v30:
Design colour_change, start of the top module:
module colour_change #
(
    parameter DATA_WIDTH = 24  
)
(
    input  wire                   clk,
    input  wire                   n_rst,
    input  wire [DATA_WIDTH-1:0] i_vid_data,
    input  wire                  i_vid_hsync,
    input  wire                  i_vid_vsync,
    input  wire                  i_vid_VDE,
    output reg [DATA_WIDTH-1:0] o_vid_data,
    output reg                  o_vid_hsync,
    output reg                  o_vid_vsync,
    output reg                  o_vid_VDE,
    input wire [3:0] btn,
    input wire [3:0] sw,
    output wire [3:0] led 
);
Settings: LEC_CHECK=0, CAP_MARGIN=5, CELL_PAD_IN_SITES_DETAIL_PLACEMENT=1, CORE_ASPECT_RATIO=0.65, CORE_MARGIN=2, CORE_UTILIZATION=55, CTS_CLUSTER_SIZE=40, GPL_ROUTABILITY_DRIVEN=1, GPL_TIMING_DRIVEN=0, HOLD_SLACK_MARGIN=-0.09, PLACE_DENSITY=0.9, SETUP_SLACK_MARGIN=5.0, SLEW_MARGIN=25, TNS_END_PERCENT=50; clock period 20.0 ns.
run.sh (not shown) runs the stock make flow with config.mk's settings and CLKGATE_MAP_FILE=.
Run status, v30: aborted in clock tree synthesis (4_1_cts), error DPL-0033
Modified inputs, v44 compared to v30
- ABC_AREA: unset -> 0
- TNS_END_PERCENT: 50 -> unset
- CELL_PAD_IN_SITES_DETAIL_PLACEMENT: 1 -> unset
- CORE_ASPECT_RATIO: 0.65 -> 0.5
- CTS_CLUSTER_DIAMETER: unset -> 281
- HOLD_SLACK_MARGIN: -0.09 -> unset
- CAP_MARGIN: 5 -> 20
- GPL_TIMING_DRIVEN: 0 -> unset
- CTS_CLUSTER_SIZE: 40 -> 99
- PLACE_DENSITY: 0.9 -> 0.82
- SETUP_SLACK_MARGIN: 5.0 -> unset
- SLEW_MARGIN: 25 -> 20
- CORE_UTILIZATION: 55 -> 25
- GPL_ROUTABILITY_DRIVEN: 1 -> unset
v44 ends up with higher minimum setup slack after placement than v30 does.
From v44 to v30, number of unique standard cell types used by synthesis did not move at all.
Compared with v30, count of placed standard cells including taps in v44 increased by more than 10%.
v44: y dimension of the die is 29% higher than what v30 reported.
Die size ended up 120% higher on v44 than on v30.
Looking at core utilization at floorplan, v44 sits 30 points below v30.
Looking only at post-placement cell area, and setting everything else aside, the lower value of v30 and v44 goes to v30.
Reported for v30 and v44, synthesized cell count turned out identical to the last digit.
Of v30 and v44, only v30 fails to finish with a clean layout.
Modified inputs, v29 compared to v44
- a deleted CORE_ASPECT_RATIO that had been 0.5
- an added HOLD_SLACK_MARGIN of 0.28
Notes after the runs:
From v44 to v29 the numbers moved as follows: simple-gate area share of the yosys netlist flat; largest net degree at the start of global routing down 10; critical path depth up 2.
Summary of v29 over v44: slew at the pin closest to its max-slew limit picked up an extra 0.0095 ns; overall fraction of global-route tracks in use picked up an extra 0.92 points; initial antenna violation count picked up an extra 4.

========
colour_change again, from the RTL that the note above started with.
clock: 12.7 ns
lec_check: 0
abc_area: 1
cap_margin: 20
core_margin: 2
core_utilization: 72
cts_cluster_diameter: 184
cts_cluster_size: 98
place_density: 0.38
slew_margin: 20
The first run finished with setup timing left.
==> next run, changes <==
--- a/flow/config.mk
+++ b/flow/config.mk
@@ -7,9 +7,5 @@
 export LEC_CHECK = 0
-export ABC_AREA = 1
 export CAP_MARGIN = 20
 export CORE_MARGIN = 2
-export CORE_UTILIZATION = 72
-export CTS_CLUSTER_DIAMETER = 184
-export CTS_CLUSTER_SIZE = 98
-export PLACE_DENSITY = 0.38
+export CORE_UTILIZATION = 19
 export SLEW_MARGIN = 20
==> flow/constraint.sdc (replaced) <==
create_clock -name core_clock -period 22.0 [get_ports {clk}]
set_input_delay 4.4000 -clock core_clock [delete_from_list [all_inputs] [get_ports {clk}]]
set_output_delay 4.4000 -clock core_clock [all_outputs]
set_load 0.01 [all_outputs]
After rerunning: The new run completed with no timing, DRC or antenna violations; wire length fell by 2.8%; utilization fell by 68 points; final cell count rose by 24%; design area fell by 1.3%; die area rose to 4.0 times its value; critical path depth fell by 17.
==> next run, changes <==
--- a/flow/config.mk
+++ b/flow/config.mk
@@ -9,3 +9,3 @@
 export CORE_MARGIN = 2
-export CORE_UTILIZATION = 19
+export CORE_UTILIZATION = 68
 export SLEW_MARGIN = 20
==> flow/constraint.sdc (replaced) <==
create_clock -name core_clock -period 18.1 [get_ports {clk}]
set_input_delay 3.6200 -clock core_clock [delete_from_list [all_inputs] [get_ports {clk}]]
set_output_delay 3.6200 -clock core_clock [all_outputs]
set_load 0.01 [all_outputs]
Outcome:
- critical path depth does not change
- routed wire length decreases by 4.3%
- area after synthesis does not change
==> next run, changes <==
--- a/flow/config.mk
+++ b/flow/config.mk
@@ -7,5 +7,8 @@
 export LEC_CHECK = 0
+export ABC_AREA = 1
 export CAP_MARGIN = 20
 export CORE_MARGIN = 2
-export CORE_UTILIZATION = 68
+export CORE_UTILIZATION = 72
+export CTS_CLUSTER_DIAMETER = 184
+export CTS_CLUSTER_SIZE = 98
 export SLEW_MARGIN = 20
==> flow/constraint.sdc (replaced) <==
create_clock -name core_clock -period 13.4 [get_ports {clk}]
set_input_delay 2.6800 -clock core_clock [delete_from_list [all_inputs] [get_ports {clk}]]
set_output_delay 2.6800 -clock core_clock [all_outputs]
set_load 0.01 [all_outputs]
=> The changed run produced a clean layout; via count decreases by a little under a tenth; critical path depth rises by 24; final cell count goes up by a few percent; design area falls slightly.

========
The RTL this note starts from:
==> flow/design.v <==
`timescale 1ns / 1ps
module skin_detection(
    input clk,
    input n_rst,
    input [23:0] i_vid_data,
    input i_vid_hsync,
    input i_vid_vsync,
    input i_vid_VDE,
    input [3:0] sw,
    output reg [23:0] o_vid_data,
    output reg o_vid_hsync,
    output reg o_vid_vsync,
    output reg o_vid_VDE
);
    localparam [7:0] skin_y = 8'd80;
    localparam [7:0] skin_cb_min = 8'd70;  
    localparam [7:0] skin_cb_max = 8'd135;  
    localparam [7:0] skin_cr_min = 8'd120;  
    localparam [7:0] skin_cr_max = 8'd180;   
    reg signed [8:0] y, ytemp;
    reg signed [8:0] cb;
    reg signed [8:0] cr;
    reg signed [8:0] rtemp,gtemp,btemp, rtemp2, gtemp2, btemp2;
    localparam [7:0] r  = 8'd255;
    localparam [7:0] g = 8'd0;
    localparam [7:0] b = 8'd255;
    wire [7:0] red, green, blue;
    assign {red, blue, green} = i_vid_data;
    wire hsync = i_vid_hsync;
    wire vsync = i_vid_vsync;
    wire VDE = i_vid_VDE;
    always @(posedge clk) begin
        if(sw == 4'd1) begin
        ytemp <= 16+ (256*red+green*645+blue*98)/1000;
        cb <= (577*(btemp-ytemp))/1000+128;
        cr <= (713*(rtemp-ytemp))/1000+128;
        y <= ytemp;
        rtemp <= red;
        gtemp <= green;
        btemp <= blue;
        rtemp2 <= rtemp;
        gtemp2 <= gtemp;
        btemp2 <= btemp;
        if(y > skin_y && skin_cb_min < cb && skin_cb_max > cb && skin_cr_min < cr && skin_cr_max > cr) begin
            o_vid_data[23:16] <= rtemp2;
            o_vid_data[15:8] <= btemp2;
            o_vid_data[7:0] <= gtemp2;
        end else begin
            o_vid_data[23:16] <= r;
            o_vid_data[15:8] <= b;
            o_vid_data[7:0] <= g;
        end
        o_vid_hsync <=  hsync;
        o_vid_vsync <=  vsync;
        o_vid_VDE <=  VDE;
    end
    end
endmodule
`timescale 1ns / 1ps
module inversion(
    input clk,
    input n_rst,
    input [23:0] i_vid_data,
    input i_vid_hsync,
    input i_vid_vsync,
    input i_vid_VDE,
    input [3:0] sw,
    output reg [23:0] o_vid_data,
    output reg o_vid_hsync,
    output reg o_vid_vsync,
    output reg o_vid_VDE
);
    wire [7:0] red, green, blue;
    assign {red, green, blue} = i_vid_data;
 always @(posedge clk) begin
        if(sw == 4'd2) begin
            o_vid_data[23:16] <= 255-red;
            o_vid_data[15:8] <= 255-green;
            o_vid_data[7:0] <= 255-blue;
        end
        o_vid_hsync <= i_vid_hsync;
        o_vid_vsync <=  i_vid_vsync;
        o_vid_VDE <=  i_vid_VDE;
        end
endmodule
`timescale 1ns / 1ps
module position(
input clk,
    input n_rst,
    input [23:0] i_vid_data,
    input i_vid_hsync,
    input i_vid_vsync,
    input i_vid_VDE,
    input [3:0] sw,
    output reg [23:0] o_vid_data,
    output reg o_vid_hsync,
    output reg o_vid_vsync,
    output reg o_vid_VDE
);
    wire [7:0] red, green, blue;
    reg [16:0] vcount, hcount;
    reg [16:0] vcount_q, hcount_q;
    assign {red, blue, green} = i_vid_data;
    always @* begin
        hcount = hcount_q;
        vcount = vcount_q;
        if(!n_rst) begin
            hcount = 0;
            vcount = 0;
        end else
            if(i_vid_VDE) begin
        if(hcount_q>=16'd1919) begin
            hcount = 0;
            if(vcount_q>=16'd1079)
                vcount =0;
         else vcount = vcount_q +1;
    end else hcount = hcount_q +1;
    end
    end
    always @(posedge clk) begin
        hcount_q <= hcount;
        vcount_q <= vcount;
    end
    wire [7:0] grey = (3*red)/100 + (59*green)/100 + (11*blue)/100;
     always @(posedge clk) begin
           if(sw == 4'd3) begin
             if (hcount > 200 && hcount < 800) begin
                o_vid_data[23:16] <= grey;
                 o_vid_data[15:8] <= grey; 
                 o_vid_data[7:0] <= grey;         
           end
           else
             o_vid_data <= i_vid_data;
           end
           o_vid_hsync <= i_vid_hsync;
           o_vid_vsync <=  i_vid_vsync;
           o_vid_VDE <=  i_vid_VDE;
           end
endmodule
`timescale 1ns / 1ps
module colour_change #
(
    parameter DATA_WIDTH = 24  
)
(
    input  wire                   clk,
    input  wire                   n_rst,
    input  wire [DATA_WIDTH-1:0] i_vid_data,
    input  wire                  i_vid_hsync,
    input  wire                  i_vid_vsync,
    input  wire                  i_vid_VDE,
    output reg [DATA_WIDTH-1:0] o_vid_data,
    output reg                  o_vid_hsync,
    output reg                  o_vid_vsync,
    output reg                  o_vid_VDE,
    input wire [3:0] btn,
    input wire [3:0] sw,
    output wire [3:0] led 
);
 assign led = 4'd0;
 wire [23:0] out1, out2,out3;
   wire hsync, vsync, vde, hsync2, vsync2, vde2, hsync3, vsync3, vde3;
   always@* begin
       case(sw)
           4'd1:begin o_vid_data=out1;
           o_vid_hsync = hsync;
           o_vid_vsync = vsync;
           o_vid_VDE = vde;
           end
           4'd2: begin 
            o_vid_data=out2;
            o_vid_hsync = hsync2;
            o_vid_vsync = vsync2;
            o_vid_VDE = vde2;
           end
           4'd3: begin 
           o_vid_data=out3;
           o_vid_hsync = hsync3;
           o_vid_vsync = vsync3;
           o_vid_VDE = vde3;
          end
          default: begin
           o_vid_data=i_vid_data;
           o_vid_hsync = i_vid_hsync;
           o_vid_vsync = i_vid_vsync;
           o_vid_VDE = i_vid_VDE;
           end
       endcase
   end
   skin_detection skin(.clk(clk), .n_rst(n_rst), .i_vid_data(i_vid_data), .i_vid_hsync(i_vid_hsync), .i_vid_vsync(i_vid_vsync), .i_vid_VDE(i_vid_VDE), .o_vid_data(out1), .o_vid_hsync(hsync), .o_vid_vsync(vsync), .o_vid_VDE(vde), .sw(sw));
   inversion inverse(.clk(clk), .n_rst(n_rst), .i_vid_data(i_vid_data), .i_vid_hsync(i_vid_hsync), .i_vid_vsync(i_vid_vsync), .i_vid_VDE(i_vid_VDE), .o_vid_data(out2), .o_vid_hsync(hsync2), .o_vid_vsync(vsync2), .o_vid_VDE(vde2), .sw(sw));
   position pos(.clk(clk), .n_rst(n_rst), .i_vid_data(i_vid_data), .i_vid_hsync(i_vid_hsync), .i_vid_vsync(i_vid_vsync), .i_vid_VDE(i_vid_VDE), .o_vid_data(out3), .o_vid_hsync(hsync3), .o_vid_vsync(vsync3), .o_vid_VDE(vde3), .sw(sw));
endmodule
==> flow/config.mk <==
export PLATFORM = sky130hd
export DESIGN_NAME = colour_change
export DESIGN_NICKNAME = colour_change
export VERILOG_FILES = /design/flow/design.v
export SDC_FILE = /design/flow/constraint.sdc
export NUM_CORES = 4
export LEC_CHECK = 0
export ABC_AREA = 1
export CAP_MARGIN = 25
export CELL_PAD_IN_SITES_GLOBAL_PLACEMENT = 0
export CORE_MARGIN = 2
export CORE_UTILIZATION = 72
export CTS_CLUSTER_DIAMETER = 214
export CTS_CLUSTER_SIZE = 74
export PLACE_DENSITY_LB_ADDON = 0.04
export SETUP_SLACK_MARGIN = 1.6
export SLEW_MARGIN = 20
export TNS_END_PERCENT = 70
==> flow/constraint.sdc <==
create_clock -name core_clock -period 16.9 [get_ports {clk}]
set_input_delay 3.3800 -clock core_clock [delete_from_list [all_inputs] [get_ports {clk}]]
set_output_delay 3.3800 -clock core_clock [all_outputs]
set_load 0.01 [all_outputs]
Edit:
Settings changed: ABC_AREA 1 to 0, CORE_UTILIZATION 72 to 47, CTS_CLUSTER_DIAMETER 214 to 88, CTS_CLUSTER_SIZE 74 to unset, SETUP_SLACK_MARGIN 1.6 to 5.0.
Clock period 16.9 ns to 32.1 ns, I/O delays scaled along.
Result:
- die size rose by 64%
- sequential cell count is unchanged
- worst hold slack degrades by 7.2 ps
- final cell count increases by 3.6%
- synthesized area came out higher by 8.1%
- core utilization drops by 27 points
- via count rose by 9.2%
- clock skew came out lower by 9.1 ps
Edit:
Settings changed: ABC_AREA 0 to 1, CAP_MARGIN 25 to 20, CELL_PAD_IN_SITES_GLOBAL_PLACEMENT 0 to unset, CORE_UTILIZATION 47 to 72, CTS_CLUSTER_DIAMETER 88 to unset, PLACE_DENSITY_LB_ADDON 0.04 to unset, SETUP_SLACK_MARGIN 5.0 to unset, TNS_END_PERCENT 70 to unset.
Clock period 32.1 ns to 22.0 ns, I/O delays scaled along.
Cell area came out lower by about 8%.
Worst hold slack improved by 7.2 ps.
Synthesized cell count came out higher by about 4%.
Routed wire length came out lower by about 20%.
Clock-buffer cell count came out lower by 1.
Edit:
Settings changed: PLACE_DENSITY_LB_ADDON set to 0.11, SETUP_SLACK_MARGIN set to 2.15.
Clock period 22.0 ns to 13.4 ns, I/O delays scaled along.
Outcome: Now the flow aborted during 5_1_grt with DPL-0038. Synthesized area is unchanged. Die size does not change. Synthesized cell count does not change.
Edit:
Settings changed: CTS_CLUSTER_DIAMETER set to 223, PLACE_DENSITY set to 0.36, PLACE_DENSITY_LB_ADDON 0.11 to unset, SETUP_SLACK_MARGIN 2.15 to 1.55.
Outcome: The changed run never finished: it broke off in 5_1_grt; synthesized area does not change; synthesized cell count does not change; die area does not change.

========
Setup of north:
// colour_change: RTL as listed in full above, without the edits since
export LEC_CHECK = 0
export CAP_MARGIN = 5
export CELL_PAD_IN_SITES_DETAIL_PLACEMENT = 2
export CORE_ASPECT_RATIO = 0.65
export CORE_MARGIN = 2
export CORE_UTILIZATION = 40
export CTS_CLUSTER_SIZE = 40
export GPL_ROUTABILITY_DRIVEN = 1
export GPL_TIMING_DRIVEN = 1
export HOLD_SLACK_MARGIN = -0.09
export SETUP_SLACK_MARGIN = 5.0
export SLEW_MARGIN = 25
export TNS_END_PERCENT = 35
create_clock -name core_clock -period 20.0 [get_ports {clk}]
Flow for north halted at global routing, error code GRT-0232.
diff inputs: north => south
# north
export LEC_CHECK = 0
export CAP_MARGIN = 5
export CELL_PAD_IN_SITES_DETAIL_PLACEMENT = 2
export CORE_ASPECT_RATIO = 0.65
export CORE_MARGIN = 2
export CORE_UTILIZATION = 40
export CTS_CLUSTER_SIZE = 40
export GPL_ROUTABILITY_DRIVEN = 1
export GPL_TIMING_DRIVEN = 1
export HOLD_SLACK_MARGIN = -0.09
export SETUP_SLACK_MARGIN = 5.0
export SLEW_MARGIN = 25
export TNS_END_PERCENT = 35
create_clock -name core_clock -period 20.0 [get_ports {clk}]
# south
export LEC_CHECK = 0
export ABC_AREA = 1
export CAP_MARGIN = 20
export CORE_MARGIN = 2
export CORE_UTILIZATION = 37
export CTS_CLUSTER_DIAMETER = 281
export CTS_CLUSTER_SIZE = 99
export PLACE_DENSITY = 0.82
export SLEW_MARGIN = 20
create_clock -name core_clock -period 20.0 [get_ports {clk}]
Notes after the runs:
- south went all the way through synthesis, placement and routing and the layout is clean on timing, DRC and antenna.
- Diff north -> south: yosys-reported design area after synthesis lower, cell area after technology mapping lower, starting utilization of the core area lower.
> inputs changed (south -> east)
# south
export LEC_CHECK = 0
export ABC_AREA = 1
export CAP_MARGIN = 20
export CORE_MARGIN = 2
export CORE_UTILIZATION = 37
export CTS_CLUSTER_DIAMETER = 281
export CTS_CLUSTER_SIZE = 99
export PLACE_DENSITY = 0.82
export SLEW_MARGIN = 20
create_clock -name core_clock -period 20.0 [get_ports {clk}]
# east
export LEC_CHECK = 0
export ABC_AREA = 0
export CAP_MARGIN = 20
export CORE_MARGIN = 2
export CORE_UTILIZATION = 58
export CTS_CLUSTER_DIAMETER = 281
export CTS_CLUSTER_SIZE = 99
export PLACE_DENSITY = 0.82
export SLEW_MARGIN = 20
export TNS_END_PERCENT = 15
create_clock -name core_clock -period 20.0 [get_ports {clk}]
[summary]
east gives less sequential share of the synthesized area than south did.
The synthesized-area fraction occupied by adder cells in east was lower than what south gave.
Number of placed instances with taps included, east and south: higher on south
east vs south: number of ordinary and repair buffers in the finished layout up in east
Diff south -> east: met1 usage rose 15 points.
The inputs of west differ from those of east as listed below.
# east
export LEC_CHECK = 0
export ABC_AREA = 0
export CAP_MARGIN = 20
export CORE_MARGIN = 2
export CORE_UTILIZATION = 58
export CTS_CLUSTER_DIAMETER = 281
export CTS_CLUSTER_SIZE = 99
export PLACE_DENSITY = 0.82
export SLEW_MARGIN = 20
export TNS_END_PERCENT = 15
create_clock -name core_clock -period 20.0 [get_ports {clk}]
# west
export LEC_CHECK = 0
export CAP_MARGIN = 5
export CELL_PAD_IN_SITES_DETAIL_PLACEMENT = 1
export CORE_ASPECT_RATIO = 0.65
export CORE_MARGIN = 2
export CORE_UTILIZATION = 40
export CTS_CLUSTER_SIZE = 40
export GPL_ROUTABILITY_DRIVEN = 1
export GPL_TIMING_DRIVEN = 0
export HOLD_SLACK_MARGIN = -0.09
export SETUP_SLACK_MARGIN = 5.0
export SLEW_MARGIN = 25
export TNS_END_PERCENT = 90
create_clock -name core_clock -period 20.0 [get_ports {clk}]
Results
Delta (west minus east): multi-input combinational cell area climbed about 15%; worst setup slack climbed 2.78 ns. Of the two values seen for global-route layer with the greatest usage, met2 was produced by east and met1 by west. Taking east as the reference point, the first-pass GRT wire length of west rises by 27,000 um.
